File: config.mk
export PLATFORM = sky130hd
export DESIGN_NAME = aluDesign
export DESIGN_NICKNAME = aluDesign
export VERILOG_FILES = /design/flow/design.v
export SDC_FILE = /design/flow/constraint.sdc
export NUM_CORES = 4
export LEC_CHECK = 0
export CAP_MARGIN = 20
export CORE_MARGIN = 2
export CORE_UTILIZATION = 59
export SLEW_MARGIN = 20
File: design.v
module aluDesign#(parameter W = 8, N = 4) (clk,rst,CE,MODE,CIN,INP_VALID,CMD,OPA,OPB, ERR,OV,COUT,G,L,E, RES);
    input clk,rst,CE,MODE,CIN;
    input [1:0] INP_VALID;
    input [N-1:0] CMD;
    input [W-1:0] OPA,OPB;
    output reg ERR,OV,COUT,G,L,E;
        output reg [2*W-1:0] RES;
        reg [2*W-1:0] res_comb;
    parameter INV_INP = 2'b00, OPA_VALID = 2'b01, OPB_VALID = 2'b10, OPA_AND_OPB_VALID = 2'b11;
    parameter SHIFT_W = $clog2(W);
    reg [W-1:0] opa_r,opb_r;
    reg [N-1:0] cmd_r;
    reg [1:0] valid_r;
    reg mode_r,cin_r;
    reg cout_comb,ov_comb,g_comb,l_comb,e_comb,err_comb;
    always@(posedge clk,posedge rst) begin
        if(rst) begin
            opa_r <= 0;
            opb_r <= 0;
            cmd_r <= 0;
            valid_r <= 0;
            cin_r <= 0;
            mode_r <= 0;
        end
        else if(CE) begin
            opa_r <= OPA;
            opb_r <= OPB;
            cmd_r <= CMD;
            valid_r <= INP_VALID;
            cin_r <= CIN;
            mode_r <= MODE;
       end
    end
    always@(*) begin
        if(CE) begin
            res_comb = 0;
            err_comb = 0;
            cout_comb = 0;
            ov_comb = 0;
            g_comb = 0;
            l_comb = 0;
            e_comb = 0;
            if(mode_r == 1) begin
                case(valid_r)
                    INV_INP : begin
                        res_comb = 0;
                        err_comb = 1;
                    end
                    OPA_VALID : begin
                        case(cmd_r)
                            4'b0100 : begin
                                res_comb = opa_r + 1;
                                cout_comb = res_comb[W];
                            end
                           4'b0101 : begin
                               res_comb = opa_r - 1;
                               ov_comb = res_comb[W];
                            end
                            default : err_comb = 1;
                        endcase
                    end
                    OPB_VALID : begin
                        case(cmd_r)
                            4'b0110 : begin
                                res_comb = opb_r + 1;
                                cout_comb = res_comb[W];
                            end
                            4'b0111 : begin
                                res_comb = opb_r - 1;
                                ov_comb = res_comb[W];
                            end
                            default : err_comb = 1;
                        endcase
                    end
                    OPA_AND_OPB_VALID : begin
                        case(cmd_r)
                            4'b0000 : begin
                                res_comb = opa_r + opb_r;
                                cout_comb = res_comb[W];
                            end
                            4'b0001 : begin
                                res_comb = opa_r - opb_r;
                                ov_comb = res_comb[W];
                            end
                            4'b0010 : begin
                                res_comb = opa_r + opb_r + cin_r;
                                cout_comb = res_comb[W];
                            end
                            4'b0011 : begin
                                res_comb = opa_r - opb_r - cin_r;
                                ov_comb = res_comb[W];
                            end
                            4'b1000 : begin
                                g_comb  = (opa_r > opb_r) ? 1:0;
                                l_comb = (opa_r < opb_r) ? 1:0;
                                e_comb = (opa_r == opb_r) ? 1:0;
                            end
                            4'b1001 : begin
                                res_comb = (opa_r + 1) * (opb_r + 1);
                            end
                            4'b1010 : begin
                                res_comb = (opa_r<<1) * (opb_r);
                            end
                            4'b1011 : begin
                                res_comb = $signed(opa_r) + $signed(opb_r);
                                ov_comb = (($signed(opa_r) > 0) && ($signed(opb_r) > 0) && ($signed(res_comb[W-1:0])<=0) || ($signed(opa_r) < 0) && ($signed(opb_r) < 0) && ($signed(res_comb[W-1:0]) >= 0));
                                g_comb  = ($signed(opa_r) > $signed(opb_r)) ? 1:0;
                                l_comb = ($signed(opa_r) < $signed(opb_r)) ? 1:0;
                                e_comb = ($signed(opa_r) == $signed(opb_r)) ? 1:0;
                            end
                            4'b1100 : begin
                                res_comb = $signed(opa_r) - $signed(opb_r);
                                ov_comb = (($signed(opa_r) > 0) && ($signed(opb_r) < 0) && ($signed(res_comb[W-1:0]) <= 0) || ($signed(opa_r) < 0) && ($signed(opb_r) > 0) && ($signed(res_comb[W-1:0]) >= 0));
                                g_comb  = ($signed(opa_r) > $signed(opb_r)) ? 1:0;
                                l_comb = ($signed(opa_r) < $signed(opb_r)) ? 1:0;
                                e_comb = ($signed(opa_r) == $signed(opb_r)) ? 1:0;
                            end
                            default : err_comb = 1;
                        endcase
                    end
                    default : err_comb = 1;
                endcase
            end
            else begin
                case(valid_r)
                    INV_INP : begin
                        res_comb = 0;
                        err_comb = 1;
                    end
                    OPA_VALID : begin
                        case(cmd_r)
                            4'b0110 : begin
                                res_comb = ~(opa_r);
                                res_comb[2*W-1 : 8] = 0;
                            end
                            4'b1000 : begin
                                res_comb = opa_r >> 1;
                            end
                            4'b1001 : begin
                                res_comb = opa_r << 1;
                            end
                            default : err_comb = 1;
                        endcase
                    end
                    OPB_VALID : begin
                        case(cmd_r)
                            4'b0111 : begin
                                res_comb = ~(opb_r);
                                res_comb[2*W-1 : 8] = 0;
                            end
                            4'b1010 : begin
                                res_comb = opb_r >> 1;
                            end
                            4'b1011 : begin
                                res_comb = opb_r << 1;
                            end
                            default : err_comb = 1;
                        endcase
                    end
                    OPA_AND_OPB_VALID : begin
                        case(cmd_r)
                            4'b0000 : begin
                                res_comb = opa_r & opb_r;
                            end
                            4'b0001 : begin
                                res_comb = ~(opa_r & opb_r);
                                res_comb[2*W-1 : 8] = 0;
                            end
                            4'b0010 : begin
                                res_comb = opa_r | opb_r;
                            end
                            4'b0011 : begin
                                res_comb = ~(opa_r | opb_r);
                                res_comb[2*W-1 : 8] = 0;
                            end
                            4'b0100 : begin
                                res_comb = opa_r ^ opb_r;
                            end
                            4'b0101 : begin
                                res_comb = ~(opa_r ^ opb_r);
                                res_comb[2*W-1 : 8] = 0;
                            end
                            4'b1100 : begin
                                if( |(opb_r[(W-1) : (SHIFT_W+1)])) begin
                                    err_comb = 1;
                                    res_comb = 0;
                                end
                                else
                                    res_comb = (opa_r << (opb_r[SHIFT_W-1:0])) | opa_r >> (W - (opb_r[SHIFT_W-1:0]));
                                    res_comb[2*W-1 : 8] = 0;
                            end
                            4'b1101 : begin
                                if( |(opb_r[(W-1) : (SHIFT_W+1)])) begin
                                    res_comb = 0;
                                    err_comb = 1;
                                end
                                else
                                    res_comb = (opa_r >> opb_r[SHIFT_W-1:0]) | opa_r << (W - opb_r[SHIFT_W-1:0]);
                                    res_comb[2*W-1 : 8] = 0;
                            end
                            default : err_comb = 1;
                        endcase
                    end
                    default : err_comb = 1;
                endcase
            end
        end
        else begin
           res_comb = 0;
           err_comb = 0;
           cout_comb = 0;
           ov_comb = 0;
           g_comb = 0;
           l_comb = 0;
           e_comb = 0;
        end
    end
    always@(posedge clk, posedge rst) begin
        if(rst) begin
            RES <= 0;
            COUT <= 0;
            OV <= 0;
            G <= 0;
            L <= 0;
            E <= 0;
            ERR  <= 0;
        end
        else if(CE) begin
            RES <= res_comb;
                COUT <= cout_comb;
                OV <= ov_comb;
                G <= g_comb;
                L <= l_comb;
                E <= e_comb;
                ERR  <= err_comb;
        end
    end
endmodule
File: constraint.sdc
create_clock -name core_clock -period 3.9 [get_ports {clk}]
set_input_delay 0.7800 -clock core_clock [delete_from_list [all_inputs] [get_ports {clk}]]
set_output_delay 0.7800 -clock core_clock [all_outputs]
set_load 0.01 [all_outputs]
File: run.sh
#!/bin/bash
# the make line also repeats each setting of config.mk as NAME=value (left out here)
make -C /OpenROAD-flow-scripts/flow DESIGN_CONFIG=/design/flow/config.mk WORK_HOME=/design/flow/orfs CLKGATE_MAP_FILE= finish
==> flow_summary.yaml, run 1 <==
# synthesis and place-and-route metrics
worst_setup_path:
  path_depth: 20
  cp_top_family: "adder cells"
  crit_path_frequent_cell: "fa_1"
  crit_required_ps: 4100
  worstSetupStartpointType: "flip-flop"
  timing.rr.start: "opb_r[2]"
  critical_path.cell_chain: "and4_1 -> buf_4 -> nand2_1 -> xnor2_4 -> nand2b_1 -> fa_1 -> fa_1 -> inv_2 -> fa_1 -> inv_2 -> fa_1 -> inv_2 -> ha_4 -> o21ai_4 -> o21ai_1 -> nand2_1 -> xnor2_1 -> a22oi_1 -> a21oi_1 -> a211o_1"
  r2r_cells: 20
  cp-startpoint: "opb_r[2]"
  reg2reg_to: "RES[12]"
  path_buffers: 4
  slowest_stage: "fa_1"
  reg2reg_slack_ps: -1460
  cp.arrival_ps: 5560
  crit_type: "reg2reg"
  cp_max_fo: 5
  critPathMaxStageDelay_ps: 610
  cp-end-kind: "flip-flop"
  cp-endpoint: "RES[12]"
logic_synthesis:
  async_reset_ff_share_pct: 100
  yosys_cells: 1374
  ys_seq_elements: 46
  ys_seq_share_pct: 10.9
  ys.flop_type: "dfrtp_1"
  yosysTopAreaCellShare_pct: 16.2
  synth_area_um2: 10600
  area_leaders: "fa_1, ha_1, dfrtp_1, xnor2_1, nor2_1"
  edf_count: 0
  xor_area_share_pct: 7.83
  most_common_cell: "nor2_1"
  synth_area_leader_cell: "fa_1"
  syn_area_per_cell_um2: 7.71
  synthCells: 1374
  synth-area-yosys_um2: 10600
  simple_gate_share_pct: 20.1
  ys_sh_aoi_pct: 20.8
  fp_nets: 1587
  synth_warnings: 1
  common_cells: "nor2_1, inv_1, nand2_1"
  yosysUniqueCellTypes: 92
  mux_area_share_pct: 3.18
  logic_family: "adder cells"
  synthAdderAreaFrac_pct: 28.0
clocking:
  clockBufferDepth: 2
  clkTransAtPathRegs_ps: 80
  root_buffer: "clkbuf_16"
  clk_latency_ps: 320
  cts_num_sinks: 46
  numCtsBuffers: 5
  cts_tree: "yes"
  cts_htree_levels: 2
floorplanning:
  die_area_um2: 19100
  fp_util_pct: 59.6
  num_io_pins: 49
  die_x_um: 138
  core-area_um2: 17800
  die_y_um: 138
  rows: 49
drt:
  routed_wl_um: 46200
  antenna_cells: 0
  via_per_inst: 6.74
  drc_errors: 0
  wl_per_cell_um: 25.4
  drtIter0Drc: 1862
  antenna_left: 0
  num_vias: 12300
  first_pass_iters: 12
grt:
  grt_overflow_total: 0
  grt_max_degree: 50
  antenna_found_initial: 0
  grt_util_all_layers_pct: 46.1
  grt_pass1_wl_um: 68200
  grt_pass1_vias: 11800
timing:
  slew_headroom_pct: 26.9
  setup_ws_ps: -1460
  setup_viol: 12
  worst_slew_pin_slew_ps: 1090
  min_period_ps: 5360
  fin_skew_ps: 12.1
  maxSlewViolCount: 0
  hold_violations: 0
  rsz0062_at_grt: "true"
  fin_crit_sh_pct: 137
  fmax_mhz: 187
power:
  switchingPower_mw: 3.40
  powerComb_mw: 5.52
  p_int_mw: 3.20
  p_leak_nw: 6.24
  power_mw: 6.60
  swShare_pct: 51.5
  power_leader: "combinational logic"
  pg_seq_uw: 588
  p_seq_share_pct: 8.9
  power.density_nw_per_um2: 485
  vdd_drop_max_uv: 550
  clk-power_uw: 487
  clkPwrFrac_pct: 7.4
  combPwrFrac_pct: 83.7
placement:
  port_buffers: 48
  dp_hpwl_um: 34600
  gp_congestion: 1.08
  place_ws_ps: -1300
worst_hold_path:
  min_from: "E"
  holdPathStages: 1
  hold-path-endpoint: "E"
  hold_class: "reg2reg"
final_layout:
  final-comb-area_um2: 9110
  synthToLayoutAreaGrowth_pct: 28.4
  fill_cells: 1220
  flop_area_um2: 1160
  nets: 1801
status:
  status: "failed layout checks"
  failed_checks: "negative setup slack"
flow_run:
  warnings: 52
  cap_violations: 0
-- through the flow --
step / setup TNS [ps] / utilization (%) / hold slack, ps / std cells / instance area (um^2)
finish: -13830 / 76.6 / 487 / 1818 / 13600
global route: -15230 / 76.6 / 508 / 1818 / 13600
CTS: -11550 / 74.5 / 489 / 1796 / 13200
detailed placement: -13550 / 71.6 / 472 / 1775 / 12700
global placement: -13040 / 71.6 / 467 / 1775 / 12700
floorplan: -9300 / - / 517 / 1374 / 11000
-- layer usage --
layer / routed length (um) / track usage (%) / vias up
li1: - / - / 5170
met1: 16600 / 60.6 / 5774
met2: 19700 / 70.4 / 992
met3: 6020 / 11.3 / 326
met4: 3940 / 25.0 / 0
met5: 0 / 0 / -
-- what timing repair did --
action                     4_1_cts  5_1_grt
setup buffers                   16       21
hold buffers                     0        0
setup endpoints to repair       12       13
gates resized                   52       40
pin swaps                       42       46
-- area by class of cell --
class / instances / area share [%]
multi-input combinational: 1091 / 66.9
timing repair buffer: 282 / 16.8
sequential: 46 / 8.54
inverter: 162 / 4.54
tap: 229 / 2.10
clock buffer: 5 / 0.919
clock inverter: 3 / 0.175
==> inputs of run 2 (changes only) <==
Settings changed: ABC_AREA set to 1, CAP_MARGIN 20 to 40, CELL_PAD_IN_SITES_DETAIL_PLACEMENT set to 2, CELL_PAD_IN_SITES_GLOBAL_PLACEMENT set to 1, CORE_ASPECT_RATIO set to 1.19, CORE_MARGIN 2 to 4, CORE_UTILIZATION 59 to 34, CTS_CLUSTER_DIAMETER set to 37, CTS_CLUSTER_SIZE set to 56, GPL_ROUTABILITY_DRIVEN set to 1, GPL_TIMING_DRIVEN set to 1, HOLD_SLACK_MARGIN set to 0.14, PLACE_DENSITY_LB_ADDON set to 0.19, SLEW_MARGIN 20 to 40, TNS_END_PERCENT set to 5.
Clock period 3.9 ns to 4.18 ns, I/O delays scaled along.
==> run 2 against run 1 <==
Still fails the layout checks on negative setup slack. Sequential power decreased by 6.6%. Global-route usage decreased by 8.9 points. Fmax decreased by 4.4%. Critical path type unchanged. Critical endpoint is now RES[13]. Highest routed layer is now met5.
==> flow_summary.yaml, run 2 <==
# synthesis and place-and-route metrics
logic_synthesis:
  area_leaders: "fa_1, nand2_1, ha_1, dfrtp_1, inv_1"
  ys_seq_share_pct: 10.9
  async_reset_ff_share_pct: 100
  xor_area_share_pct: 1.81
  syn_area_per_cell_um2: 6.39
  synth_area_leader_cell: "fa_1"
  edf_count: 0
  common_cells: "nand2_1, inv_1, nor2_1"
  yosysTopAreaCellShare_pct: 16.3
  logic_family: "simple AND/OR/NAND/NOR gates"
  mux_area_share_pct: 0
  yosys_cells: 1651
  synthCells: 1651
  synthAdderAreaFrac_pct: 28.2
  fp_nets: 1864
  synth-area-yosys_um2: 10500
  most_common_cell: "nand2_1"
  synth_area_um2: 10500
  synth_warnings: 1
  simple_gate_share_pct: 29.6
  ys_sh_aoi_pct: 16.6
  ys_seq_elements: 46
  ys.flop_type: "dfrtp_1"
  yosysUniqueCellTypes: 49
floorplanning:
  rows: 70
  die_x_um: 169
  fp_util_pct: 34.4
  core-area_um2: 30700
  die_y_um: 200
  die_area_um2: 33900
  num_io_pins: 49
drt:
  wl_per_cell_um: 34.2
  via_per_inst: 6.47
  routed_wl_um: 77200
  num_vias: 14600
  first_pass_iters: 7
  antenna_left: 0
  drc_errors: 0
  drtIter0Drc: 1688
worst_hold_path:
  holdPathStages: 2
  hold_class: "reg2reg"
  hold-path-endpoint: "L"
  min_from: "L"
placement:
  gp_congestion: 0.963
  port_buffers: 48
  dp_hpwl_um: 50700
  placed_area_um2: 12800
timing:
  slew_headroom_pct: 19.3
  worst_slew_pin_slew_ps: 1200
  setup_ws_ps: -1430
  fin_skew_ps: 22.5
  maxSlewViolCount: 0
  fin_crit_sh_pct: 134
  fmax_mhz: 178
  rsz0062_at_grt: "true"
  setup_viol: 13
  min_period_ps: 5610
  hold_violations: 0
clocking:
  numCtsBuffers: 5
  clk_latency_ps: 320
  cts_num_sinks: 46
  clockBufferDepth: 2
  cts_tree: "yes"
  cts_htree_levels: 2
  root_buffer: "clkbuf_16"
  cts_hold_buf: 0
  clkTransAtPathRegs_ps: 90
grt:
  grt_overflow_total: 0
  grt_pass1_vias: 15200
  grt_max_degree: 51
  grt_pass1_wl_um: 96300
  grt_util_all_layers_pct: 37.2
  antenna_found_initial: 6
worst_setup_path:
  cp.arrival_ps: 5800
  reg2reg_to: "RES[13]"
  slowest_stage: "fa_1"
  cp-startpoint: "opa_r[3]"
  r2r_cells: 26
  cp-end-kind: "flip-flop"
  crit_path_frequent_cell: "nand2_1"
  path_depth: 26
  cp_max_fo: 5
  cp_top_family: "adder cells"
  critPathMaxStageDelay_ps: 570
  path_buffers: 7
  crit_required_ps: 4370
  crit_type: "reg2reg"
  timing.rr.start: "opa_r[3]"
  worstSetupStartpointType: "flip-flop"
  reg2reg_slack_ps: -1430
  cp-endpoint: "RES[13]"
power:
  power_leader: "combinational logic"
  p_int_mw: 2.83
  power.density_nw_per_um2: 486
  combPwrFrac_pct: 85.0
  clk-power_uw: 448
  vdd_drop_max_uv: 389
  swShare_pct: 57.6
  powerComb_mw: 5.66
  clkPwrFrac_pct: 6.7
  p_leak_nw: 7.03
  p_seq_share_pct: 8.2
  power_mw: 6.66
  pg_seq_uw: 549
  switchingPower_mw: 3.83
final_layout:
  flop_area_um2: 1160
  final-comb-area_um2: 8650
  synthToLayoutAreaGrowth_pct: 29.7
  nets: 2067
  fill_cells: 3670
  finalInstanceArea_um2: 13700
status:
  status: "failed layout checks"
  failed_checks: "negative setup slack"
flow_run:
  warnings: 50
  cap_violations: 0
## run 2: final cells by class
class	instances	area share, %
Antenna cell	4	0.0731
Sequential cell	46	8.49
Clock buffer	5	0.914
Clock inverter	3	0.137
Timing Repair Buffer	252	15.1
Tap cell	396	3.62
Multi-Input combinational cell	1251	63.2
Inverter	298	8.39
## run 2: what timing repair did
action	CTS	global route
setup buffers	12	19
setup endpoints to repair	12	12
pin swaps	41	34
resized	74	72
## run 2: routing by layer
metal	up-vias	share of wire, %	global-route usage, %
met5	-	0.017	0
met4	2	12	29.5
met3	597	8.3	3.71
met2	1072	46	63.9
met1	7205	33	41.6
li1	5711	-	-
## run 2: metrics by stage
stage / cells / util [%] / hold slack, ps / TNS [ps] / worst slack, ps
after floorplan: 1651 / - / 476 / -4200 / -462
after global placement: 2212 / 41.7 / 466 / -7410 / -790
after detailed placement: 2212 / 41.7 / 475 / -13320 / -1370
after CTS: 2232 / 43.4 / 493 / -10530 / -955
after global routing: 2251 / 44.6 / 537 / -16280 / -1530
final: 2255 / 44.6 / 502 / -14970 / -1430
==> inputs of run 3 (changes only) <==
Settings changed: CAP_MARGIN 40 to 20, CELL_PAD_IN_SITES_DETAIL_PLACEMENT 2 to not set, CELL_PAD_IN_SITES_GLOBAL_PLACEMENT 1 to not set, CORE_ASPECT_RATIO 1.19 to not set, CORE_MARGIN 4 to 2, CORE_UTILIZATION 34 to 63, CTS_CLUSTER_DIAMETER 37 to 223, CTS_CLUSTER_SIZE 56 to 98, GPL_ROUTABILITY_DRIVEN 1 to not set, GPL_TIMING_DRIVEN 1 to not set, HOLD_SLACK_MARGIN 0.14 to not set, PLACE_DENSITY_LB_ADDON 0.19 to not set, SETUP_SLACK_MARGIN set to 0.39, SLEW_MARGIN 40 to 0, TNS_END_PERCENT 5 to 10.
Clock period 4.18 ns to 6.0 ns, I/O delays scaled along.
==> run 3 against run 2 <==
Now clean on timing, DRC and antenna. Combinational power fell by 59%. Synthesized cell count stayed put. Worst hold slack got worse by 17 ps. Fmax increased by 3.9%. Final cell count decreased by 15%. Wire length shrank 47%. Die area fell by 48%. Count of clock-buffer cells in the layout is the same. Final area fell by 14%. First-iteration DRC count decreased by 19%. Global-route usage increased by 8.1 points. Critical path type unchanged. Critical endpoint unchanged. Highest routed layer is now met4.
==> flow_summary.yaml, run 3 <==
# synthesis and place-and-route metrics
logic_synthesis:
  ys_seq_elements: 46
  edf_count: 0
  area_leaders: "fa_1, nand2_1, ha_1, dfrtp_1, inv_1"
  common_cells: "nand2_1, inv_1, nor2_1"
  mux_area_share_pct: 0
  synthCells: 1651
  logic_family: "simple AND/OR/NAND/NOR gates"
  simple_gate_share_pct: 29.6
  synth-area-yosys_um2: 10500
  ys_sh_aoi_pct: 16.6
  synth_warnings: 1
  yosysTopAreaCellShare_pct: 16.3
  xor_area_share_pct: 1.81
  synth_area_leader_cell: "fa_1"
  ys_seq_share_pct: 10.9
  yosys_cells: 1651
  async_reset_ff_share_pct: 100
  synthAdderAreaFrac_pct: 28.2
  yosysUniqueCellTypes: 49
  ys.flop_type: "dfrtp_1"
  most_common_cell: "nand2_1"
  syn_area_per_cell_um2: 6.39
  synth_area_um2: 10500
  fp_nets: 1864
timing:
  rsz0062_at_grt: "true"
  slew_headroom_pct: 28.4
  setup_ws_ps: 604
  setup_viol: 0
  fin_hold_ws_ps: 485
  worst_slew_pin_slew_ps: 1070
  min_period_ps: 5400
  fin_skew_ps: 8.80
  hold_violations: 0
  fmax_mhz: 185
  fin_crit_sh_pct: 89.9
  setup_tns_ps: 0
  maxSlewViolCount: 0
clocking:
  clkTransAtPathRegs_ps: 80
  cts_num_sinks: 46
  numCtsBuffers: 5
  clk_latency_ps: 300
  cts_htree_levels: 2
  root_buffer: "clkbuf_16"
  clockBufferDepth: 2
  cts_tree: "yes"
drt:
  num_vias: 12000
  antenna_left: 0
  first_pass_iters: 6
  drc_errors: 0
  drtIter0Drc: 1375
  routed_wl_um: 40700
  antenna_cells: 0
  via_per_inst: 6.26
  wl_per_cell_um: 21.2
final_layout:
  fill_cells: 1455
  synthToLayoutAreaGrowth_pct: 11.0
  final_util_pct: 71.1
  flop_area_um2: 1150
  final-comb-area_um2: 8120
  nets: 1911
power:
  powerComb_mw: 2.34
  combPwrFrac_pct: 77.3
  p_leak_nw: 6.23
  clkPwrFrac_pct: 10.3
  pg_seq_uw: 374
  swShare_pct: 57.1
  power_leader: "combinational logic"
  clk-power_uw: 312
  power.density_nw_per_um2: 258
  switchingPower_mw: 1.73
  vdd_drop_max_uv: 226
  p_int_mw: 1.30
  p_seq_share_pct: 12.4
floorplanning:
  num_io_pins: 49
  core-area_um2: 16500
  rows: 47
  die_x_um: 133
  die_y_um: 133
  die_area_um2: 17800
  fp_util_pct: 64.1
grt:
  grt_overflow_total: 0
  grt_util_all_layers_pct: 45.3
  grt_pass1_wl_um: 62200
  grt_max_degree: 52
  antenna_found_initial: 1
  grt_pass1_vias: 11300
worst_setup_path:
  path_depth: 25
  crit_required_ps: 6190
  crit_path_frequent_cell: "nand2_1"
  reg2reg_to: "RES[13]"
  r2r_cells: 25
  worstSetupStartpointType: "flip-flop"
  slowest_stage: "fa_1"
  critPathMaxStageDelay_ps: 560
  timing.rr.start: "opb_r[1]"
  cp-end-kind: "flip-flop"
  cp-startpoint: "opb_r[1]"
  path_buffers: 3
  cp.arrival_ps: 5590
  cp-endpoint: "RES[13]"
  crit_type: "reg2reg"
  cp_top_family: "adder cells"
  reg2reg_slack_ps: 600
  cp_max_fo: 5
placement:
  dp_hpwl_um: 32000
  gp_congestion: 1.04
  place_ws_ps: 286
  port_buffers: 48
status:
  status: "no timing/DRC/antenna violations"
worst_hold_path:
  holdPathStages: 2
  min_from: "RES[3]"
  hold_class: "reg2reg"
  hold-path-endpoint: "RES[3]"
flow_run:
  warnings: 50
  cap_violations: 0
[run 3: timing repair]
action,CTS,global route
hold buffers,0,0
hold endpoints to repair,0,0
cloned,0,1
endpoints found under the setup margin,1,10
setup buffers,0,12
pin swaps,0,5
resized,5,32
[run 3: per-layer routing]
metal,part of all wire (%),global-route usage [%],wire length [um]
met5,0,0,0
met4,7.6,26.5,3080
met3,13,13.4,5290
met2,42,67.2,16900
met1,38,58.9,15400
[run 3: final cells by class]
type                       count  area share (%)
multi-input combinational   1251            69.3
clock buffer                   5            1.07
sequential                    46            9.86
clock inverter                 3           0.246
inverter                     298            9.55
tap                          220            2.35
timing repair buffer          96            7.64
[run 3: stage by stage]
stage                     cell area [um^2]  cells  total power [mW]
after floorplan                      10500   1651              1.95
after global placement               11300   1897              2.53
after detailed placement             11300   1897              2.59
after CTS                            11500   1905              2.91
after global routing                 11700   1919              3.29
final                                11700   1919              3.03
==> inputs of run 4 (changes only) <==
Settings changed: ABC_AREA 1 to not set, CELL_PAD_IN_SITES_DETAIL_PLACEMENT set to 0, CTS_CLUSTER_DIAMETER 223 to 192, CTS_CLUSTER_SIZE 98 to 95, GPL_ROUTABILITY_DRIVEN set to 1, GPL_TIMING_DRIVEN set to 1, MAX_ROUTING_LAYER set to met4, PLACE_DENSITY_LB_ADDON set to 0.1, SETUP_SLACK_MARGIN 0.39 to 0.58, SLEW_MARGIN 0 to 40, TNS_END_PERCENT 10 to 5.
Clock period 6.0 ns to 10.3 ns, I/O delays scaled along.
==> run 4 against run 3 <==
Still clean on timing, DRC and antenna. Flip-flop count did not move. Clock power fell by 32%. Fmax fell by 17%. Non-clock buffer count fell by 26. Critical path depth fell by 6. Final area fell by 2.9%. Largest power group unchanged.
==> flow_summary.yaml, run 4 <==
# synthesis and place-and-route metrics
status:
  status: "no timing/DRC/antenna violations"
power:
  pg_seq_uw: 223
  clkPwrFrac_pct: 11.3
  power.density_nw_per_um2: 164
  p_leak_nw: 5.10
  p_seq_share_pct: 11.9
  switchingPower_mw: 1.02
  power_leader: "combinational logic"
  p_int_uw: 852
  vdd_drop_max_uv: 119
  swShare_pct: 54.4
  clk-power_uw: 211
  combPwrFrac_pct: 76.8
  powerComb_mw: 1.43
flow_run:
  cap_violations: 0
  warnings: 47
clocking:
  root_buffer: "clkbuf_16"
  clk_latency_ps: 330
  cts_num_sinks: 46
  clockBufferDepth: 2
  cts_resized: 0
  numCtsBuffers: 5
  cts_hold_buf: 0
  postCtsSetupRepairBufs: 0
  clkTransAtPathRegs_ps: 70
  cts_htree_levels: 2
  cts_tree: "yes"
logic_synthesis:
  ys_seq_share_pct: 10.9
  ys_seq_elements: 46
  xor_area_share_pct: 7.83
  ys_sh_aoi_pct: 20.8
  async_reset_ff_share_pct: 100
  most_common_cell: "nor2_1"
  edf_count: 0
  common_cells: "nor2_1, inv_1, nand2_1"
  synth-area-yosys_um2: 10600
  yosysTopAreaCellShare_pct: 16.2
  area_leaders: "fa_1, ha_1, dfrtp_1, xnor2_1, nor2_1"
  yosysUniqueCellTypes: 92
  logic_family: "adder cells"
  ys.flop_type: "dfrtp_1"
  mux_area_share_pct: 3.18
  synthAdderAreaFrac_pct: 28.0
  yosys_cells: 1374
  simple_gate_share_pct: 20.1
  synth_area_leader_cell: "fa_1"
  syn_area_per_cell_um2: 7.71
  synth_area_um2: 10600
  synthCells: 1374
  synth_warnings: 1
  fp_nets: 1587
drt:
  antenna_cells: 0
  via_per_inst: 6.81
  num_vias: 10900
  drc_errors: 0
  drtIter0Drc: 1701
  wl_per_cell_um: 24.7
  antenna_left: 0
  routed_wl_um: 39400
  first_pass_iters: 9
placement:
  gp_congestion: 1.06
  dp_hpwl_um: 29400
  port_buffers: 48
  placed_cells: 1589
worst_setup_path:
  cp-startpoint: "opb_r[6]"
  critPathMaxStageDelay_ps: 910
  cp_max_fo: 13
  slowest_stage: "dfrtp_1"
  crit_path_frequent_cell: "fa_1"
  path_depth: 19
  critical_path.cell_chain: "clkinv_1 -> xnor2_1 -> buf_4 -> nand2b_1 -> fa_1 -> fa_1 -> inv_1 -> fa_1 -> inv_1 -> fa_1 -> inv_1 -> ha_1 -> o21ai_0 -> o21ai_0 -> a31o_2 -> a21oi_1 -> xor2_1 -> o221a_2 -> o21ai_0"
  reg2reg_to: "RES[14]"
  cp-endpoint: "RES[14]"
  cp.arrival_ps: 6750
  reg2reg_slack_ps: 3770
  worstSetupStartpointType: "flip-flop"
  timing.rr.start: "opb_r[6]"
  cp_top_family: "adder cells"
  r2r_cells: 19
  crit_type: "reg2reg"
  path_buffers: 5
  cp-end-kind: "flip-flop"
  crit_required_ps: 10520
floorplanning:
  fp_util_pct: 64.1
  rows: 47
  num_io_pins: 49
  die_area_um2: 17900
  die_y_um: 134
  core-area_um2: 16500
  die_x_um: 134
timing:
  setup_viol: 0
  fin_skew_ps: 29.9
  maxSlewViolCount: 0
  fin_crit_sh_pct: 63.4
  worst_slew_pin_slew_ps: 946
  rsz0062_at_grt: "false"
  hold_violations: 0
  slew_headroom_pct: 36.9
  fmax_mhz: 153
  min_period_ps: 6530
  setup_tns_ps: 0
worst_hold_path:
  holdPathStages: 1
  hold_class: "reg2reg"
  min_from: "E"
  hold-path-endpoint: "E"
grt:
  grt_max_degree: 52
  grt_util_all_layers_pct: 45.6
  antenna_found_initial: 0
  grt_pass1_wl_um: 60200
  grt_overflow_total: 0
  grt_pass1_vias: 10600
final_layout:
  synthToLayoutAreaGrowth_pct: 7.27
  fin_cells: 1597
  nets: 1589
[run 4: layout make-up]
class	instances	area, um^2
Inverter	162	611
Timing Repair Buffer	70	641
Clock inverter	3	43.8
Fill cell	1347	5150
Sequential cell	46	1150
Multi-Input combinational cell	1091	8520
Tap cell	220	275
Clock buffer	5	125
[run 4: layer usage]
layer,up-vias,share of wire [%],GRT usage [%]
met2,808,43,67.8
met4,0,6.1,21.7
met5,-,0,-
li1,4748,-,-
met3,198,13,13.5
met1,5120,38,56.9
[run 4: stage by stage]
stage / util, % / instance area, um^2 / setup slack (ps) / hold slack (ps) / power [mW]
after global routing: 68.8 / 11400 / 3680 / 510 / 2.00
after detailed placement: 67.7 / 11200 / 3840 / 469 / 1.60
after CTS: 68.7 / 11400 / 3830 / 485 / 1.82
after floorplan: - / 10600 / 4260 / 517 / 1.23
final: 68.8 / 11400 / 3770 / 481 / 1.87
after global placement: 67.5 / 11200 / 3970 / 464 / 1.56
==> inputs of run 5 (changes only) <==
Settings changed: CAP_MARGIN 20 to 0, CELL_PAD_IN_SITES_DETAIL_PLACEMENT 0 to not set, CORE_UTILIZATION 63 to 69, CTS_CLUSTER_DIAMETER 192 to 378, CTS_CLUSTER_SIZE 95 to 58, GPL_ROUTABILITY_DRIVEN 1 to not set, GPL_TIMING_DRIVEN 1 to not set, HOLD_SLACK_MARGIN set to 0.27, MAX_ROUTING_LAYER met4 to not set, PLACE_DENSITY_LB_ADDON 0.1 to not set, SETUP_SLACK_MARGIN 0.58 to 1.19, SLEW_MARGIN 40 to 20, TNS_END_PERCENT 5 to not set.
Clock period 10.3 ns to 4.42 ns, I/O delays scaled along.
==> run 5 against run 4 <==
Synthesized cell count did not move. Synthesized area stayed put. Die area down 8.4%. The run now fails in global routing.
==> flow_summary.yaml, run 5 <==
# yosys + openroad results
placement:
  placed_cells: 1692
  port_buffers: 48
  gp_congestion: 1.20
  dp_hpwl_um: 32100
floorplanning:
  rows: 45
  num_io_pins: 49
  die_y_um: 128
  fp_util_pct: 70.2
  die_area_um2: 16400
  core-area_um2: 15100
  die_x_um: 128
logic_synthesis:
  synth_area_leader_cell: "fa_1"
  common_cells: "nor2_1, inv_1, nand2_1"
  ys_seq_elements: 46
  syn_area_per_cell_um2: 7.71
  ys_sh_aoi_pct: 20.8
  yosys_cells: 1374
  yosysUniqueCellTypes: 92
  edf_count: 0
  most_common_cell: "nor2_1"
  mux_area_share_pct: 3.18
  synth_warnings: 1
  synth-area-yosys_um2: 10600
  fp_nets: 1587
  synthCells: 1374
  ys_seq_share_pct: 10.9
  area_leaders: "fa_1, ha_1, dfrtp_1, xnor2_1, nor2_1"
  synthAdderAreaFrac_pct: 28.0
  synth_area_um2: 10600
  logic_family: "adder cells"
  simple_gate_share_pct: 20.1
  async_reset_ff_share_pct: 100
  yosysTopAreaCellShare_pct: 16.2
  ys.flop_type: "dfrtp_1"
  xor_area_share_pct: 7.83
status:
  firstError: "[ERROR GRT-0232] Routing congestion too high. Check the congestion heatmap in the GUI."
  lastStage: "global routing"
  status: "did not finish"
clocking:
  clockBufferDepth: 2
  cts_htree_levels: 2
  root_buffer: "clkbuf_16"
  numCtsBuffers: 5
  cts_num_sinks: 46
  cts_hold_buf: 0
grt:
  grt_util_all_layers_pct: 81.8
  grt_overflow_total: 43
## run 5: per-layer routing
| metal | overflow | GRT usage (%) |
|---|---|---|
| met5 | 0 | 50.8 |
| met3 | 2 | 72.8 |
| met4 | 21 | 77.1 |
| met1 | 2 | 81.5 |
| met2 | 18 | 94.3 |
## run 5: repair_timing
action,CTS
buffers inserted,28
gates resized,91
setup endpoints to repair,17
pin swaps,68
gates cloned,0
## run 5: through the flow
step	setup WS [ps]	hold WS (ps)	cell area, um^2
after CTS	-580	492	13200
after floorplan	-524	517	11000
after global placement	-609	468	12400
after detailed placement	-711	472	12400
==> inputs of run 6 (changes only) <==
Settings changed: ABC_AREA set to 1, CAP_MARGIN 0 to 20, CORE_UTILIZATION 69 to 71, CTS_CLUSTER_DIAMETER 378 to not set, CTS_CLUSTER_SIZE 58 to not set, HOLD_SLACK_MARGIN 0.27 to not set, PLACE_DENSITY set to 0.37, SETUP_SLACK_MARGIN 1.19 to not set, TNS_END_PERCENT set to 10.
Clock period 4.42 ns to 4.05 ns, I/O delays scaled along.
==> run 6 against run 5 <==
The run again fails in global routing. Synthesized area shrank 0.48%. Synthesized cell count grew 20%. Die area shrank 3.2%.
==> flow_summary.yaml, run 6 <==
# yosys + openroad results
floorplanning:
  rows: 44
  fp_util_pct: 72.6
  die_y_um: 126
  num_io_pins: 49
  die_area_um2: 15800
  core-area_um2: 14500
  die_x_um: 126
logic_synthesis:
  logic_family: "simple AND/OR/NAND/NOR gates"
  syn_area_per_cell_um2: 6.39
  common_cells: "nand2_1, inv_1, nor2_1"
  area_leaders: "fa_1, nand2_1, ha_1, dfrtp_1, inv_1"
  synth_area_leader_cell: "fa_1"
  yosysUniqueCellTypes: 49
  edf_count: 0
  ys_sh_aoi_pct: 16.6
  synth_area_um2: 10500
  synth-area-yosys_um2: 10500
  ys.flop_type: "dfrtp_1"
  synth_warnings: 1
  most_common_cell: "nand2_1"
  synthCells: 1651
  ys_seq_share_pct: 10.9
  synthAdderAreaFrac_pct: 28.2
  ys_seq_elements: 46
  fp_nets: 1864
  yosys_cells: 1651
  async_reset_ff_share_pct: 100
  mux_area_share_pct: 0
  yosysTopAreaCellShare_pct: 16.3
  xor_area_share_pct: 1.81
  simple_gate_share_pct: 29.6
placement:
  placed_area_um2: 12500
  placed_cells: 1993
  port_buffers: 48
  place_ws_ps: -1210
  gp_congestion: 1.22
  dp_hpwl_um: 32900
clocking:
  clockBufferDepth: 2
  root_buffer: "clkbuf_16"
  cts_hold_buf: 0
  numCtsBuffers: 5
  cts_num_sinks: 46
  cts_htree_levels: 2
grt:
  grt_util_all_layers_pct: 68.3
  grt_overflow_total: 4
status:
  lastStage: "global routing"
  firstError: "[ERROR GRT-0116] Global routing finished with congestion. Check the congestion regions in the DRC Viewer."
  status: "did not finish"
-- run 6: routing by layer --
layer,GRT usage (%),overflow
met4,61.5,1
met2,88.0,3
met3,46.9,0
met1,72.6,0
met5,14.2,0
-- run 6: timing repair --
item / in CTS
setup endpoints to repair: 12
setup buffers: 19
gates resized: 69
pin swaps: 53
==> inputs of run 7 (changes only) <==
Settings changed: CORE_UTILIZATION 71 to 72, CTS_CLUSTER_DIAMETER set to 333, CTS_CLUSTER_SIZE set to 98, PLACE_DENSITY 0.37 to 0.38, TNS_END_PERCENT 10 to 5.
Clock period 4.05 ns to 3.9 ns, I/O delays scaled along.
==> run 7 against run 6 <==
The run again fails in global routing. Synthesized cell count stayed put. Synthesized area unchanged. Die area fell by 1.3%.
==> flow_summary.yaml, run 7 <==
# yosys + openroad results
floorplanning:
  num_io_pins: 49
  fp_util_pct: 73.1
  core-area_um2: 14400
  rows: 44
  die_area_um2: 15600
  die_x_um: 125
  die_y_um: 125
logic_synthesis:
  ys_sh_aoi_pct: 16.6
  async_reset_ff_share_pct: 100
  common_cells: "nand2_1, inv_1, nor2_1"
  synthCells: 1651
  area_leaders: "fa_1, nand2_1, ha_1, dfrtp_1, inv_1"
  edf_count: 0
  yosysUniqueCellTypes: 49
  simple_gate_share_pct: 29.6
  fp_nets: 1864
  synth-area-yosys_um2: 10500
  synth_warnings: 1
  syn_area_per_cell_um2: 6.39
  xor_area_share_pct: 1.81
  ys_seq_share_pct: 10.9
  synth_area_leader_cell: "fa_1"
  logic_family: "simple AND/OR/NAND/NOR gates"
  synthAdderAreaFrac_pct: 28.2
  most_common_cell: "nand2_1"
  ys.flop_type: "dfrtp_1"
  synth_area_um2: 10500
  ys_seq_elements: 46
  mux_area_share_pct: 0
  yosys_cells: 1651
  yosysTopAreaCellShare_pct: 16.3
clocking:
  clockBufferDepth: 2
  cts_num_sinks: 46
  cts_hold_buf: 0
  cts_htree_levels: 2
  root_buffer: "clkbuf_16"
  numCtsBuffers: 5
placement:
  port_buffers: 48
  dp_hpwl_um: 33400
  placed_area_um2: 12500
  gp_congestion: 1.24
grt:
  grt_util_all_layers_pct: 71.1
  grt_overflow_total: 41
status:
  status: "did not finish"
  lastStage: "global routing"
  firstError: "[ERROR GRT-0116] Global routing finished with congestion. Check the congestion regions in the DRC Viewer."
-- run 7: per-layer routing --
layer  GRT overflow  track usage [%]
met5              0             10.2
met4             27             68.7
met3              0             50.1
met2             14             89.0
met1              0             75.6
-- run 7: stage by stage --
| stage | utilization (%) | hold WS [ps] | total power [mW] | setup WS [ps] | instances |
|---|---|---|---|---|---|
| 3_3_place_gp | 86.5 | 465 | 4.66 | -1090 | 1992 |
| 3_5_place_dp | 86.5 | 473 | 4.92 | -1380 | 1992 |
| 2_1_floorplan | - | 476 | 3.20 | -742 | 1651 |
| 4_1_cts | 89.6 | 490 | 5.72 | -1190 | 2015 |
-- run 7: timing repair --
item	CTS
cloned	0
pin swaps	37
setup endpoints to repair	12
gates resized	57
buffers inserted	16
==> inputs of run 8 (changes only) <==
Settings changed: ABC_AREA 1 to not set, CELL_PAD_IN_SITES_DETAIL_PLACEMENT set to 2, CORE_MARGIN 2 to 6, CORE_UTILIZATION 72 to 16, CTS_CLUSTER_DIAMETER 333 to 373, CTS_CLUSTER_SIZE 98 to 75, GPL_ROUTABILITY_DRIVEN set to 0, GPL_TIMING_DRIVEN set to 0, MAX_ROUTING_LAYER set to met4, PLACE_DENSITY 0.38 to 0.54, SETUP_SLACK_MARGIN set to 0.68, TNS_END_PERCENT 5 to 40.
Clock period 3.9 ns to 3.78 ns, I/O delays scaled along.
==> run 8 against run 7 <==
The layout now fails its checks (negative setup slack). Synthesized area is 0.49% higher. Die area increased to 4.6 times the previous value. Synthesized cell count decreased by 17%.
==> flow_summary.yaml, run 8 <==
# synthesis and place-and-route metrics
status:
  status: "failed layout checks"
  failed_checks: "negative setup slack"
flow_run:
  warnings: 50
  cap_violations: 0
logic_synthesis:
  xor_area_share_pct: 7.83
  edf_count: 0
  synth_warnings: 1
  ys_seq_elements: 46
  yosys_cells: 1374
  synth_area_leader_cell: "fa_1"
  ys_seq_share_pct: 10.9
  most_common_cell: "nor2_1"
  ys.flop_type: "dfrtp_1"
  ys_sh_aoi_pct: 20.8
  area_leaders: "fa_1, ha_1, dfrtp_1, xnor2_1, nor2_1"
  syn_area_per_cell_um2: 7.71
  yosysTopAreaCellShare_pct: 16.2
  simple_gate_share_pct: 20.1
  synthCells: 1374
  synth-area-yosys_um2: 10600
  async_reset_ff_share_pct: 100
  fp_nets: 1587
  mux_area_share_pct: 3.18
  logic_family: "adder cells"
  yosysUniqueCellTypes: 92
  synth_area_um2: 10600
  common_cells: "nor2_1, inv_1, nand2_1"
  synthAdderAreaFrac_pct: 28.0
final_layout:
  fill_cells: 7425
  fin_cells: 2391
  synthToLayoutAreaGrowth_pct: 38.5
  nets: 1742
  finalInstanceArea_um2: 14700
  flop_area_um2: 1160
  final-comb-area_um2: 9580
worst_setup_path:
  crit_type: "reg2reg"
  crit_required_ps: 3980
  cp.arrival_ps: 5820
  crit_path_frequent_cell: "fa_1"
  path_buffers: 5
  cp_max_fo: 4
  path_depth: 21
  cp-endpoint: "RES[14]"
  cp-end-kind: "flip-flop"
  worstSetupStartpointType: "flip-flop"
  cp_top_family: "adder cells"
  critPathMaxStageDelay_ps: 540
  slowest_stage: "fa_1"
  timing.rr.start: "opb_r[0]"
  reg2reg_to: "RES[14]"
  reg2reg_slack_ps: -1840
  critical_path.cell_chain: "buf_4 -> ha_4 -> nand3_2 -> xnor2_4 -> nand2b_1 -> fa_1 -> fa_1 -> inv_2 -> fa_1 -> inv_2 -> fa_1 -> inv_2 -> ha_4 -> a211oi_4 -> buf_4 -> o21ai_4 -> a31o_4 -> a21oi_4 -> xor2_2 -> o221a_2 -> o21ai_1"
  r2r_cells: 21
  cp-startpoint: "opb_r[0]"
timing:
  fmax_mhz: 178
  setup_viol: 15
  slew_headroom_pct: 21.5
  setup_ws_ps: -1840
  min_period_ps: 5620
  fin_skew_ps: 17.5
  rsz0062_at_grt: "true"
  maxSlewViolCount: 0
  fin_crit_sh_pct: 149
  worst_slew_pin_slew_ps: 1170
  hold_violations: 0
  setup_tns_ps: -18970
power:
  pg_seq_uw: 596
  powerComb_mw: 6.74
  p_leak_nw: 6.11
  p_int_mw: 3.56
  p_seq_share_pct: 7.6
  swShare_pct: 54.6
  power.density_nw_per_um2: 534
  clkPwrFrac_pct: 6.4
  vdd_drop_max_uv: 301
  power_leader: "combinational logic"
  switchingPower_mw: 4.28
  clk-power_uw: 505
  combPwrFrac_pct: 86.0
clocking:
  cts_num_sinks: 46
  root_buffer: "clkbuf_16"
  clockBufferDepth: 2
  clkTransAtPathRegs_ps: 80
  numCtsBuffers: 5
  clk_latency_ps: 330
  cts_htree_levels: 2
  cts_tree: "yes"
worst_hold_path:
  hold_class: "reg2reg"
  holdPathStages: 1
  min_from: "RES[10]"
  hold-path-endpoint: "RES[10]"
placement:
  place_ws_ps: -2290
  dp_hpwl_um: 43700
  placed_cells: 2278
  placed_area_um2: 12500
  port_buffers: 48
grt:
  grt_overflow_total: 0
  grt_util_all_layers_pct: 16.9
  grt_max_degree: 27
  grt_pass1_vias: 14200
  antenna_found_initial: 6
  grt_pass1_wl_um: 92800
floorplanning:
  die_y_um: 269
  die_area_um2: 72600
  rows: 93
  fp_util_pct: 16.3
  num_io_pins: 49
  die_x_um: 269
  core-area_um2: 64900
drt:
  drtIter0Drc: 1624
  drc_errors: 0
  num_vias: 13100
  antenna_left: 0
  first_pass_iters: 13
  via_per_inst: 5.46
  routed_wl_um: 68400
  wl_per_cell_um: 28.6
==> run 8: layout make-up <==
| cell class | instances | share of cell area [%] |
|---|---|---|
| multi-input cells | 1091 | 65.3 |
| clock buffers | 5 | 0.852 |
| clock inverters | 3 | 0.170 |
| inverters | 162 | 4.46 |
| flip-flops and latches | 46 | 7.91 |
| diodes | 6 | 0.102 |
| repair buffers | 148 | 9.32 |
| plain buffers | 75 | 4.61 |
| well taps | 855 | 7.29 |
==> run 8: layer usage <==
metal / GRT usage [%] / share of wire [%]
met1: 17.7 / 34
met2: 27.3 / 46
met3: 4.73 / 10
met4: 12.4 / 9.6
met5: - / 0
==> run 8: stage by stage <==
stage                     hold slack, ps  utilization, %  total power [mW]
after floorplan                      517               -              3.60
after global placement               473            19.2              4.78
after detailed placement             478            19.3              5.12
after CTS                            501            21.7              6.66
after global routing                 514            22.6              8.16
final                                500            22.6              7.84
==> run 8: repair_timing <==
| item | in CTS | in global routing |
|---|---|---|
| gates resized | 170 | 80 |
| hold buffers | 0 | 0 |
| setup buffers | 71 | 28 |
| pin swaps | 81 | 66 |
| endpoints found under the setup margin | 21 | 21 |
| endpoints found under the hold margin | 0 | 0 |
==> inputs of run 9 (changes only) <==
Settings changed: CELL_PAD_IN_SITES_DETAIL_PLACEMENT 2 to 0, CORE_MARGIN 6 to 2, CORE_UTILIZATION 16 to 72, CTS_CLUSTER_DIAMETER 373 to 192, CTS_CLUSTER_SIZE 75 to 81, GPL_ROUTABILITY_DRIVEN 0 to 1, GPL_TIMING_DRIVEN 0 to 1, PLACE_DENSITY 0.54 to not set, PLACE_DENSITY_LB_ADDON set to 0.21, SETUP_SLACK_MARGIN 0.68 to 0.73, SLEW_MARGIN 20 to 40, TNS_END_PERCENT 40 to not set.
Clock period 3.78 ns to 5.36 ns, I/O delays scaled along.
==> run 9 against run 8 <==
The flow now stops in global routing. Die area down 78%. Synthesized cell count unchanged. Synthesized area unchanged.
==> flow_summary.yaml, run 9 <==
# yosys + openroad results
placement:
  place_ws_ps: 133
  gp_congestion: 1.21
  port_buffers: 48
  dp_hpwl_um: 30300
  placed_cells: 1596
floorplanning:
  core-area_um2: 14500
  num_io_pins: 49
  die_y_um: 125
  fp_util_pct: 73.2
  rows: 44
  die_x_um: 125
  die_area_um2: 15700
status:
  firstError: "[ERROR GRT-0232] Routing congestion too high. Check the congestion heatmap in the GUI."
  status: "did not finish"
  lastStage: "global routing"
logic_synthesis:
  xor_area_share_pct: 7.83
  most_common_cell: "nor2_1"
  yosys_cells: 1374
  fp_nets: 1587
  mux_area_share_pct: 3.18
  ys_seq_share_pct: 10.9
  yosysUniqueCellTypes: 92
  ys_seq_elements: 46
  area_leaders: "fa_1, ha_1, dfrtp_1, xnor2_1, nor2_1"
  synthCells: 1374
  ys.flop_type: "dfrtp_1"
  ys_sh_aoi_pct: 20.8
  synth-area-yosys_um2: 10600
  logic_family: "adder cells"
  syn_area_per_cell_um2: 7.71
  simple_gate_share_pct: 20.1
  synthAdderAreaFrac_pct: 28.0
  edf_count: 0
  synth_warnings: 1
  synth_area_leader_cell: "fa_1"
  async_reset_ff_share_pct: 100
  synth_area_um2: 10600
  common_cells: "nor2_1, inv_1, nand2_1"
  yosysTopAreaCellShare_pct: 16.2
clocking:
  root_buffer: "clkbuf_16"
  cts_htree_levels: 2
  cts_num_sinks: 46
  numCtsBuffers: 5
  clockBufferDepth: 2
grt:
  grt_overflow_total: 77
  grt_util_all_layers_pct: 82.5
run 9: metal layers:
layer	overflow	GRT usage, %
met3	3	68.5
met1	4	82.2
met4	26	78.0
met5	-	-
met2	44	95.3
run 9: repair_timing:
item | in CTS
setup endpoints to repair | 12
gates resized | 79
buffers inserted | 43
hold buffers | 0
cloned | 0
pin swaps | 53
run 9: through the flow:
stage,hold WS (ps),area [um^2],power (mW)
2_1_floorplan,517,10900,2.54
3_3_place_gp,468,11700,3.17
3_5_place_dp,481,11700,3.27
4_1_cts,499,12500,4.00
==> inputs of run 10 (changes only) <==
Settings changed: CTS_CLUSTER_DIAMETER 192 to 123, CTS_CLUSTER_SIZE 81 to 95, PLACE_DENSITY set to 0.54, PLACE_DENSITY_LB_ADDON 0.21 to not set, SETUP_SLACK_MARGIN 0.73 to 0.58.
Clock period 5.36 ns to 10.5 ns, I/O delays scaled along.
==> run 10 against run 9 <==
Now clean on timing, DRC and antenna. Die area unchanged. Synthesized area unchanged. Synthesized cell count unchanged.
==> flow_summary.yaml, run 10 <==
# synthesis and place-and-route metrics
logic_synthesis:
  ys_seq_share_pct: 10.9
  syn_area_per_cell_um2: 7.71
  synthAdderAreaFrac_pct: 28.0
  fp_nets: 1587
  synthCells: 1374
  synth-area-yosys_um2: 10600
  synth_warnings: 1
  simple_gate_share_pct: 20.1
  common_cells: "nor2_1, inv_1, nand2_1"
  yosys_cells: 1374
  yosysUniqueCellTypes: 92
  synth_area_leader_cell: "fa_1"
  xor_area_share_pct: 7.83
  mux_area_share_pct: 3.18
  synth_area_um2: 10600
  most_common_cell: "nor2_1"
  async_reset_ff_share_pct: 100
  logic_family: "adder cells"
  area_leaders: "fa_1, ha_1, dfrtp_1, xnor2_1, nor2_1"
  ys_sh_aoi_pct: 20.8
  yosysTopAreaCellShare_pct: 16.2
  ys_seq_elements: 46
  edf_count: 0
  ys.flop_type: "dfrtp_1"
worst_setup_path:
  crit_type: "reg2reg"
  cp_top_family: "adder cells"
  slowest_stage: "dfrtp_1"
  reg2reg_slack_ps: 3750
  worstSetupStartpointType: "flip-flop"
  cp-startpoint: "opb_r[7]"
  cp_max_fo: 13
  crit_path_frequent_cell: "fa_1"
  cp.arrival_ps: 6940
  path_buffers: 4
  cp-end-kind: "flip-flop"
  path_depth: 18
  reg2reg_to: "RES[14]"
  timing.rr.start: "opb_r[7]"
  critical_path.cell_chain: "clkinv_1 -> xnor2_2 -> nand2b_1 -> fa_1 -> fa_1 -> inv_1 -> fa_1 -> inv_1 -> fa_1 -> inv_1 -> ha_1 -> o21ai_0 -> o21ai_0 -> a31o_2 -> a21oi_1 -> xor2_1 -> o221a_2 -> o21ai_0"
  crit_required_ps: 10690
  critPathMaxStageDelay_ps: 880
  cp-endpoint: "RES[14]"
  r2r_cells: 18
grt:
  grt_use_met1_pct: 63.9
  grt_pass1_wl_um: 60600
  grt_max_degree: 52
  grt_util_all_layers_pct: 51.1
  met2_usage_pct: 73.8
  grt_overflow_total: 0
  grtUsageMet3_pct: 14.5
  grt_pass1_vias: 11000
  antenna_found_initial: 0
  busiest_layer: "met2"
timing:
  fin_skew_ps: 15.9
  maxSlewViolCount: 0
  rsz0062_at_grt: "false"
  fmax_mhz: 148
  fin_crit_sh_pct: 64.3
  slew_headroom_pct: 39.3
  setup_viol: 0
  worst_slew_pin_slew_ps: 902
  setup_tns_ps: 0
  min_period_ps: 6750
  setup_ws_ps: 3750
  hold_violations: 0
power:
  combPwrFrac_pct: 77.3
  p_leak_nw: 5.06
  clk-power_uw: 178
  p_seq_share_pct: 12.8
  power_leader: "combinational logic"
  power.density_nw_per_um2: 159
  powerComb_mw: 1.39
  vdd_drop_max_uv: 135
  clkPwrFrac_pct: 9.9
  switchingPower_uw: 985
  p_int_uw: 811
  pg_seq_uw: 230
  swShare_pct: 54.8
floorplanning:
  core-area_um2: 14500
  die_x_um: 125
  die_y_um: 125
  die_area_um2: 15700
  rows: 44
  fp_util_pct: 73.2
  num_io_pins: 49
final_layout:
  fin_cells: 1556
  nets: 1584
  synthToLayoutAreaGrowth_pct: 6.27
  fill_cells: 1040
clocking:
  cts_hold_buf: 0
  cts_num_sinks: 46
  clk_latency_ps: 310
  clkTransAtPathRegs_ps: 80
  root_buffer: "clkbuf_16"
  cts_tree: "yes"
  cts_htree_levels: 2
  cts_resized: 0
  numCtsBuffers: 5
  clockBufferDepth: 2
  postCtsSetupRepairBufs: 0
worst_hold_path:
  hold_class: "reg2reg"
  min_from: "E"
  hold-path-endpoint: "E"
  holdPathStages: 1
placement:
  place_ws_ps: 3300
  placed_cells: 1548
  dp_hpwl_um: 28300
  gp_congestion: 1.09
  port_buffers: 48
status:
  status: "no timing/DRC/antenna violations"
drt:
  routed_wl_um: 38800
  antenna_left: 0
  via_per_inst: 7.19
  num_vias: 11200
  wl_per_cell_um: 24.9
  antenna_cells: 0
  first_pass_iters: 9
  drc_errors: 0
  drtIter0Drc: 1791
flow_run:
  cap_violations: 0
  warnings: 49
## run 10: per-layer routing
metal,wire [um],vias up
met5,0,-
met4,3200,0
met3,5820,309
met2,16100,1000
met1,13700,5145
li1,-,4735
## run 10: area by class of cell
type / count / area [um^2] / share of cell area, %
timing repair buffer: 65 / 606 / 5.38
tap: 184 / 230 / 2.04
clock inverter: 3 / 21.3 / 0.189
multi-input combinational: 1091 / 8520 / 75.6
clock buffer: 5 / 125 / 1.11
sequential: 46 / 1150 / 10.3
inverter: 162 / 611 / 5.42
## run 10: per-stage QoR
step / hold slack (ps) / util, % / power, mW / area, um^2
2_1_floorplan: 517 / - / 1.21 / 10600
4_1_cts: 489 / 77.7 / 1.74 / 11200
5_1_grt: 505 / 77.8 / 1.91 / 11300
3_5_place_dp: 474 / 76.7 / 1.55 / 11100
3_3_place_gp: 466 / 76.5 / 1.50 / 11100
6_report: 483 / 77.8 / 1.80 / 11300
==> inputs of run 11 (changes only) <==
Settings changed: CORE_UTILIZATION 72 to 58, CTS_CLUSTER_DIAMETER 123 to 192, PLACE_DENSITY 0.54 to not set, PLACE_DENSITY_LB_ADDON set to 0.1.
Clock period 10.5 ns to 8.89 ns, I/O delays scaled along.
==> run 11 against run 10 <==
Sequential power increased by about 10%. Wire length is 0.56% higher. Synthesized area is the same. Synthesized cell count is the same. Worst setup slack worse by 1600 ps. Sequential share of layout area shrank 0.15 points. Final cell count up 3.5%. Highest routed layer unchanged. Critical path type unchanged. Worst hold slack improved by 16 ps. Non-clock buffer count is 10 higher.
==> flow_summary.yaml, run 11 <==
# synthesis and place-and-route metrics
logic_synthesis:
  async_reset_ff_share_pct: 100
  synth-area-yosys_um2: 10600
  ys.flop_type: "dfrtp_1"
  fp_nets: 1587
  yosysTopAreaCellShare_pct: 16.2
  ys_sh_aoi_pct: 20.8
  yosysUniqueCellTypes: 92
  common_cells: "nor2_1, inv_1, nand2_1"
  synthAdderAreaFrac_pct: 28.0
  synth_area_um2: 10600
  mux_area_share_pct: 3.18
  ys_seq_elements: 46
  yosys_cells: 1374
  synthCells: 1374
  synth_area_leader_cell: "fa_1"
  area_leaders: "fa_1, ha_1, dfrtp_1, xnor2_1, nor2_1"
  ys_seq_share_pct: 10.9
  syn_area_per_cell_um2: 7.71
  logic_family: "adder cells"
  most_common_cell: "nor2_1"
  synth_warnings: 1
  edf_count: 0
  simple_gate_share_pct: 20.1
  xor_area_share_pct: 7.83
worst_setup_path:
  cp_max_fo: 26
  crit_type: "reg2reg"
  path_depth: 20
  cp-startpoint: "opb_r[1]"
  timing.rr.start: "opb_r[1]"
  crit_required_ps: 9070
  critical_path.cell_chain: "buf_4 -> clkinv_1 -> ha_1 -> nand2_1 -> fa_1 -> inv_1 -> fa_1 -> ha_1 -> inv_1 -> fa_1 -> inv_1 -> fa_1 -> a21o_1 -> a211oi_1 -> o21ai_0 -> a31o_2 -> a21oi_1 -> xor2_1 -> o221a_2 -> o21ai_0"
  slowest_stage: "ha_1"
  path_buffers: 5
  cp-end-kind: "flip-flop"
  r2r_cells: 20
  cp.arrival_ps: 6960
  reg2reg_to: "RES[14]"
  reg2reg_slack_ps: 2120
  cp_top_family: "adder cells"
  critPathMaxStageDelay_ps: 1120
  cp-endpoint: "RES[14]"
  worstSetupStartpointType: "flip-flop"
  crit_path_frequent_cell: "fa_1"
clocking:
  cts_hold_buf: 0
  cts_htree_levels: 2
  clk_latency_ps: 320
  cts_tree: "yes"
  numCtsBuffers: 5
  cts_num_sinks: 46
  clockBufferDepth: 2
  postCtsSetupRepairBufs: 0
  root_buffer: "clkbuf_16"
  clkTransAtPathRegs_ps: 80
  cts_resized: 0
floorplanning:
  num_io_pins: 49
  core-area_um2: 18000
  fp_util_pct: 59.0
  rows: 49
  die_area_um2: 19400
  die_x_um: 139
  die_y_um: 139
drt:
  via_per_inst: 6.70
  antenna_left: 0
  first_pass_iters: 12
  num_vias: 10800
  drc_errors: 0
  routed_wl_um: 39000
  drtIter0Drc: 1439
  wl_per_cell_um: 24.2
  antenna_cells: 0
timing:
  slew_headroom_pct: 39.4
  fin_crit_sh_pct: 76.2
  worst_slew_pin_slew_ps: 906
  setup_ws_ps: 2120
  min_period_ps: 6770
  fmax_mhz: 148
  setup_tns_ps: 0
  rsz0062_at_grt: "false"
  fin_skew_ps: 10.6
  hold_violations: 0
  maxSlewViolCount: 0
  setup_viol: 0
power:
  swShare_pct: 53.9
  vdd_drop_max_uv: 123
  clkPwrFrac_pct: 11.3
  clk-power_uw: 241
  power.density_nw_per_um2: 187
  p_int_uw: 986
  combPwrFrac_pct: 76.8
  powerComb_mw: 1.64
  power_leader: "combinational logic"
  pg_seq_uw: 254
  switchingPower_mw: 1.15
  p_seq_share_pct: 11.9
  p_leak_nw: 5.12
final_layout:
  final-comb-area_um2: 8520
  nets: 1594
  synthToLayoutAreaGrowth_pct: 7.73
  flop_area_um2: 1150
  fill_cells: 1679
  fin_cells: 1611
worst_hold_path:
  min_from: "RES[9]"
  hold_class: "reg2reg"
  holdPathStages: 1
  hold-path-endpoint: "RES[9]"
grt:
  grt_overflow_total: 0
  grt_max_degree: 62
  antenna_found_initial: 0
  grt_pass1_vias: 10400
  grt_pass1_wl_um: 60500
  grt_util_all_layers_pct: 41.6
flow_run:
  cap_violations: 0
  warnings: 47
placement:
  dp_hpwl_um: 29300
  gp_congestion: 1.04
  port_buffers: 48
  place_ws_ps: 2270
  placed_cells: 1603
status:
  status: "no timing/DRC/antenna violations"
==> run 11: area by class of cell <==
class	instances	share of cell area (%)
tap	229	2.51
multi-input combinational	1091	74.6
clock buffer	5	1.10
sequential	46	10.1
timing repair buffer	75	5.94
clock inverter	3	0.384
inverter	162	5.35
==> run 11: metal layers <==
metal | vias up | routed length (um) | GRT usage [%]
met5 | - | 0 | -
met4 | 0 | 1850 | 16.2
met3 | 167 | 4800 | 9.25
met2 | 762 | 17100 | 62.7
met1 | 5107 | 15300 | 54.8
li1 | 4755 | - | -
==> run 11: through the flow <==
stage | total power [mW] | area [um^2] | hold WS, ps | utilization [%]
5_1_grt | 2.32 | 11400 | 521 | 63.6
2_1_floorplan | 1.42 | 10600 | 517 | -
3_3_place_gp | 1.82 | 11200 | 463 | 62.4
4_1_cts | 2.10 | 11400 | 502 | 63.5
3_5_place_dp | 1.85 | 11200 | 483 | 62.6
6_report | 2.14 | 11400 | 499 | 63.6
==> inputs of run 12 (changes only) <==
Settings changed: CAP_MARGIN 20 to 0, CELL_PAD_IN_SITES_DETAIL_PLACEMENT 0 to not set, CORE_UTILIZATION 58 to 70, CTS_CLUSTER_DIAMETER 192 to 378, CTS_CLUSTER_SIZE 95 to 58, GPL_ROUTABILITY_DRIVEN 1 to not set, GPL_TIMING_DRIVEN 1 to not set, HOLD_SLACK_MARGIN set to 0.27, MAX_ROUTING_LAYER met4 to not set, PLACE_DENSITY_LB_ADDON 0.1 to 0.0, SETUP_SLACK_MARGIN 0.58 to 1.19, SLEW_MARGIN 40 to 20.
Clock period 8.89 ns to 4.2 ns, I/O delays scaled along.
==> run 12 against run 11 <==
The run now fails in global routing. Die area shrank 17%. Synthesized area unchanged. Synthesized cell count is the same.
==> flow_summary.yaml, run 12 <==
# yosys + openroad results
clocking:
  cts_num_sinks: 46
  clockBufferDepth: 2
  cts_htree_levels: 2
  root_buffer: "clkbuf_16"
  numCtsBuffers: 5
  cts_hold_buf: 0
logic_synthesis:
  logic_family: "adder cells"
  common_cells: "nor2_1, inv_1, nand2_1"
  syn_area_per_cell_um2: 7.71
  synth_area_leader_cell: "fa_1"
  mux_area_share_pct: 3.18
  synth-area-yosys_um2: 10600
  ys_seq_elements: 46
  async_reset_ff_share_pct: 100
  yosysUniqueCellTypes: 92
  yosysTopAreaCellShare_pct: 16.2
  synth_warnings: 1
  yosys_cells: 1374
  most_common_cell: "nor2_1"
  ys_seq_share_pct: 10.9
  synthCells: 1374
  edf_count: 0
  synth_area_um2: 10600
  ys_sh_aoi_pct: 20.8
  simple_gate_share_pct: 20.1
  fp_nets: 1587
  ys.flop_type: "dfrtp_1"
  area_leaders: "fa_1, ha_1, dfrtp_1, xnor2_1, nor2_1"
  xor_area_share_pct: 7.83
  synthAdderAreaFrac_pct: 28.0
floorplanning:
  num_io_pins: 49
  rows: 44
  die_area_um2: 16100
  die_x_um: 127
  die_y_um: 127
  fp_util_pct: 72.4
  core-area_um2: 14600
placement:
  placed_cells: 1699
  dp_hpwl_um: 32300
  place_ws_ps: -893
  port_buffers: 48
  placed_area_um2: 12500
  gp_congestion: 1.19
grt:
  grt_overflow_total: 391
  grt_util_all_layers_pct: 92.3
status:
  firstError: "[ERROR GRT-0232] Routing congestion too high. Check the congestion heatmap in the GUI."
  status: "did not finish"
  lastStage: "global routing"
[run 12: repair_timing]
| item | in CTS |
|---|---|
| setup buffers | 39 |
| resized | 95 |
| endpoints found under the setup margin | 17 |
| pin swaps | 63 |
[run 12: through the flow]
step / total power [mW] / hold slack (ps)
after floorplan: 3.26 / 517
after global placement: 4.35 / 463
after detailed placement: 4.55 / 479
after CTS: 5.54 / 496
[run 12: layer usage]
layer	GRT overflow	global-route usage, %
met5	2	57.6
met4	140	98.4
met3	23	83.5
met2	198	104
met1	28	88.8
Power figures rest on the tool's default switching activity, not on a simulated workload.
